==> violet: inputs <==
Design b58_cliky, start of the top module:
module b58_cliky
	(
		CLOCK_50,						 
    KEY,
    SW,
    HEX0, HEX1, HEX2, HEX3, HEX4, HEX5, HEX6, HEX7,
		PLOT_X,
		PLOT_Y,
		PLOT_COLOUR,
		PLOT_EN
	);
	input			CLOCK_50;				 
	input   [9:0]   SW;
	input   [3:0]   KEY;
    output 	[6:0]   HEX0, HEX1, HEX2, HEX3, HEX4, HEX5, HEX6, HEX7;
	output	[7:0]	PLOT_X;
	output	[7:0]	PLOT_Y;
	output	[2:0]	PLOT_COLOUR;
	output			PLOT_EN;
   wire resetn;
   assign resetn = SW[0];
	wire [2:0] colour;
	wire [7:0] x;
        wire [7:0] y;
	wire writeEn;
	assign PLOT_X = x;
	assign PLOT_Y = y;
	assign PLOT_COLOUR = colour;
	assign PLOT_EN = writeEn;
   wire [2:0] next_square, curr_square;
   wire [6:0] next_colour;
   wire [2:0] curr_colour;
   wire [3:0] next_mode, curr_mode;
   wire [15:0] score, high_score;
   wire [3:0] lives;
   wire times_up, have_pressed, correct_answer;
   wire [9:0] squares_drawn;
   wire [19:0] current_state, next_state;
   wire [4:0] pressed_key;
   top_clicky top(
   		.clk(CLOCK_50),
   		.resetn(resetn),
  ...
make LEC_CHECK=0 CAP_MARGIN=20 CORE_MARGIN=2 CORE_UTILIZATION=72 CTS_CLUSTER_DIAMETER=32 PLACE_DENSITY=0.64 SETUP_SLACK_MARGIN=2.59 SLEW_MARGIN=20 finish   # period 11.6 ns
run.sh (not shown) runs the stock make flow with config.mk's settings and CLKGATE_MAP_FILE=.
==> maple (differences from violet) <==
==> flow/config.mk (replaced) <==
export PLATFORM = sky130hd
export DESIGN_NAME = b58_cliky
export DESIGN_NICKNAME = b58_cliky
export VERILOG_FILES = /design/flow/design.v
export SDC_FILE = /design/flow/constraint.sdc
export NUM_CORES = 4
export LEC_CHECK = 0
export ABC_AREA = 1
export CAP_MARGIN = 20
export CELL_PAD_IN_SITES_GLOBAL_PLACEMENT = 0
export CORE_MARGIN = 2
export CORE_UTILIZATION = 65
export CTS_CLUSTER_DIAMETER = 57
export GPL_TIMING_DRIVEN = 1
export SLEW_MARGIN = 20
==> flow/constraint.sdc (replaced) <==
create_clock -name core_clock -period 10.3 [get_ports {CLOCK_50}]
set_input_delay 2.0600 -clock core_clock [delete_from_list [all_inputs] [get_ports {CLOCK_50}]]
set_output_delay 2.0600 -clock core_clock [all_outputs]
set_load 0.01 [all_outputs]
==> onyx (differences from violet) <==
--- a/flow/config.mk
+++ b/flow/config.mk
@@ -7,8 +7,6 @@
 export LEC_CHECK = 0
 export CAP_MARGIN = 20
 export CORE_MARGIN = 2
-export CORE_UTILIZATION = 72
-export CTS_CLUSTER_DIAMETER = 32
-export PLACE_DENSITY = 0.64
-export SETUP_SLACK_MARGIN = 2.59
+export CORE_UTILIZATION = 40
+export PLACE_DENSITY = 0.6
 export SLEW_MARGIN = 20
==> flow/constraint.sdc (replaced) <==
create_clock -name core_clock -period 15.2 [get_ports {CLOCK_50}]
set_input_delay 3.0400 -clock core_clock [delete_from_list [all_inputs] [get_ports {CLOCK_50}]]
set_output_delay 3.0400 -clock core_clock [all_outputs]
set_load 0.01 [all_outputs]
==> results <==
maple finished but fails on negative setup slack. onyx finished with timing, DRC and antenna clean. violet aborted during global routing, error ODB-0269.
Of onyx and maple, maple has the higher critical path depth (gap 44).
Against maple, the final cell count of onyx is smaller by 16%.
First-iteration DRC count: maple is higher than onyx (about 90%).
Of onyx and maple, onyx has the higher setup slack (gap 2.1 ns).
Of maple and onyx, maple has the higher non-clock buffer count (gap 305).
==> figures <==
quantity	violet	onyx	maple
Gate Area	-	13,500 µm²	13,500 µm²
Post-Route Utilization	-	44.2%	84.7%
Required time at the worst-slack endpoint	-	15.69 ns	10.76 ns
Cell total in the yosys stat output	2,625	2,625	3,054
Worst reg2reg path depth	-	41	85
Result of the run	aborted with a tool error	timing/DRC/antenna clean	finished with violations
Last stage reached	global routing	-	-
Violated checks	-	-	negative setup slack
PwrDens	-	75.4 nW/µm²	95.5 nW/µm²
Worst Max-Slew Pin Slew	-	0.998 ns	1.07 ns
Hold worst-path end	-	top.d0.squares_drawn[0]$_SDFF_PN0_	top.d0.y[6]$_SDFF_PN0_
Worst Path Class, Setup	-	reg -> reg	reg -> reg
Placed cell count	2,950	3,163	3,685

* * *

==> inputs of 07-08 <==
Starting RTL as in the previous note.
==> flow/config.mk <==
export PLATFORM = sky130hd
export DESIGN_NAME = b58_cliky
export DESIGN_NICKNAME = b58_cliky
export VERILOG_FILES = /design/flow/design.v
export SDC_FILE = /design/flow/constraint.sdc
export NUM_CORES = 4
export LEC_CHECK = 0
export ABC_AREA = 1
export CAP_MARGIN = 20
export CELL_PAD_IN_SITES_GLOBAL_PLACEMENT = 1
export CORE_ASPECT_RATIO = 0.52
export CORE_MARGIN = 2
export CORE_UTILIZATION = 56
export CTS_CLUSTER_DIAMETER = 344
export CTS_CLUSTER_SIZE = 67
export GPL_ROUTABILITY_DRIVEN = 0
export GPL_TIMING_DRIVEN = 1
export MAX_ROUTING_LAYER = met4
export MIN_ROUTING_LAYER = met2
export PLACE_DENSITY = 0.82
export SETUP_SLACK_MARGIN = -0.98
export SLEW_MARGIN = 30
export TNS_END_PERCENT = 20
==> flow/constraint.sdc <==
create_clock -name core_clock -period 17.1 [get_ports {CLOCK_50}]
set_input_delay 3.4200 -clock core_clock [delete_from_list [all_inputs] [get_ports {CLOCK_50}]]
set_output_delay 3.4200 -clock core_clock [all_outputs]
set_load 0.01 [all_outputs]
==> inputs of 04-10, as changes to 07-08 <==
CELL_PAD_IN_SITES_GLOBAL_PLACEMENT = 3   (was 1)
CORE_ASPECT_RATIO = default   (was 0.52)
CORE_UTILIZATION = 20   (was 56)
CTS_CLUSTER_DIAMETER = default   (was 344)
CTS_CLUSTER_SIZE = default   (was 67)
GPL_TIMING_DRIVEN = 0   (was 1)
HOLD_SLACK_MARGIN = -0.06   (was default)
MIN_ROUTING_LAYER = default   (was met2)
PLACE_DENSITY = 0.91   (was 0.82)
SETUP_SLACK_MARGIN = default   (was -0.98)
SLEW_MARGIN = 20   (was 30)
TNS_END_PERCENT = 40   (was 20)
==> flow/constraint.sdc (replaced) <==
create_clock -name core_clock -period 13.1 [get_ports {CLOCK_50}]
set_input_delay 2.6200 -clock core_clock [delete_from_list [all_inputs] [get_ports {CLOCK_50}]]
set_output_delay 2.6200 -clock core_clock [all_outputs]
set_load 0.01 [all_outputs]
==> inputs of 09-04, as changes to 07-08 <==
ABC_AREA = default   (was 1)
CELL_PAD_IN_SITES_GLOBAL_PLACEMENT = 0   (was 1)
CORE_ASPECT_RATIO = default   (was 0.52)
CORE_UTILIZATION = 70   (was 56)
CTS_CLUSTER_DIAMETER = 30   (was 344)
CTS_CLUSTER_SIZE = default   (was 67)
GPL_ROUTABILITY_DRIVEN = default   (was 0)
MAX_ROUTING_LAYER = default   (was met4)
MIN_ROUTING_LAYER = default   (was met2)
PLACE_DENSITY = 0.35   (was 0.82)
SETUP_SLACK_MARGIN = default   (was -0.98)
SLEW_MARGIN = 20   (was 30)
TNS_END_PERCENT = default   (was 20)
==> flow/constraint.sdc (replaced) <==
create_clock -name core_clock -period 9.23 [get_ports {CLOCK_50}]
set_input_delay 1.8460 -clock core_clock [delete_from_list [all_inputs] [get_ports {CLOCK_50}]]
set_output_delay 1.8460 -clock core_clock [all_outputs]
set_load 0.01 [all_outputs]
==> inputs of 04-02, as changes to 07-08 <==
ABC_AREA = default   (was 1)
CELL_PAD_IN_SITES_GLOBAL_PLACEMENT = default   (was 1)
CORE_ASPECT_RATIO = default   (was 0.52)
CORE_UTILIZATION = 69   (was 56)
CTS_CLUSTER_DIAMETER = default   (was 344)
CTS_CLUSTER_SIZE = default   (was 67)
GPL_ROUTABILITY_DRIVEN = default   (was 0)
GPL_TIMING_DRIVEN = default   (was 1)
MAX_ROUTING_LAYER = default   (was met4)
MIN_ROUTING_LAYER = default   (was met2)
PLACE_DENSITY = 0.66   (was 0.82)
SETUP_SLACK_MARGIN = default   (was -0.98)
SLEW_MARGIN = 20   (was 30)
TNS_END_PERCENT = default   (was 20)
==> flow/constraint.sdc (replaced) <==
create_clock -name core_clock -period 10.3 [get_ports {CLOCK_50}]
set_input_delay 2.0600 -clock core_clock [delete_from_list [all_inputs] [get_ports {CLOCK_50}]]
set_output_delay 2.0600 -clock core_clock [all_outputs]
set_load 0.01 [all_outputs]
==> flow_summary.json <==
{
  "status": "stopped before the end",
  "lastStage": "global routing (5_1_grt)",
  "error": "[ERROR GRT-0116] Global routing finished with congestion. Check the congestion regions in the DRC Viewer.",
  "synth.avg_cell_area_sq_um": 6.12,
  "busiest_layer": "met3",
  "simple_gate_share_pct": 40.4,
  "dpl_cell_area_sq_mm": 0.0195,
  "numCtsBuffers": 7,
  "top_logic_kind": "simple AND/OR/NAND/NOR gates"
}
-- figures above: 07-08

==> flow_summary.json <==
{
  "simple_gate_share_pct": 26.8,
  "numCtsBuffers": 22,
  "highest_layer": "met4",
  "setup_viol": 18,
  "fin_ws_ns": -0.359,
  "busiest_layer": "met2",
  "status": "failed layout checks",
  "synth.avg_cell_area_sq_um": 7.24,
  "dpl_cell_area_sq_mm": 0.0218,
  "crit_buf_inv": 10,
  "check-failures": "setup timing"
}
-- figures above: 04-02

==> flow_summary.json <==
{
  "synth.avg_cell_area_sq_um": 7.24,
  "simple_gate_share_pct": 26.8,
  "status": "stopped before the end",
  "lastStage": "global routing (5_1_grt)",
  "error": "[ERROR GRT-0232] Routing congestion too high. Check the congestion heatmap in the GUI."
}
-- figures above: 09-04

==> flow_summary.json <==
{
  "simple_gate_share_pct": 40.4,
  "clk_latency_ns": 0.64,
  "clockBufferCount": 40,
  "numCtsBuffers": 31,
  "busiest_layer": "met2",
  "synth.avg_cell_area_sq_um": 6.12,
  "status": "complete, no violations",
  "top_logic_kind": "simple AND/OR/NAND/NOR gates",
  "dpl_cell_area_sq_mm": 0.0209,
  "nNonClkInverters": 436
}
-- figures above: 04-10

Power is estimated from default activity; no workload was simulated.
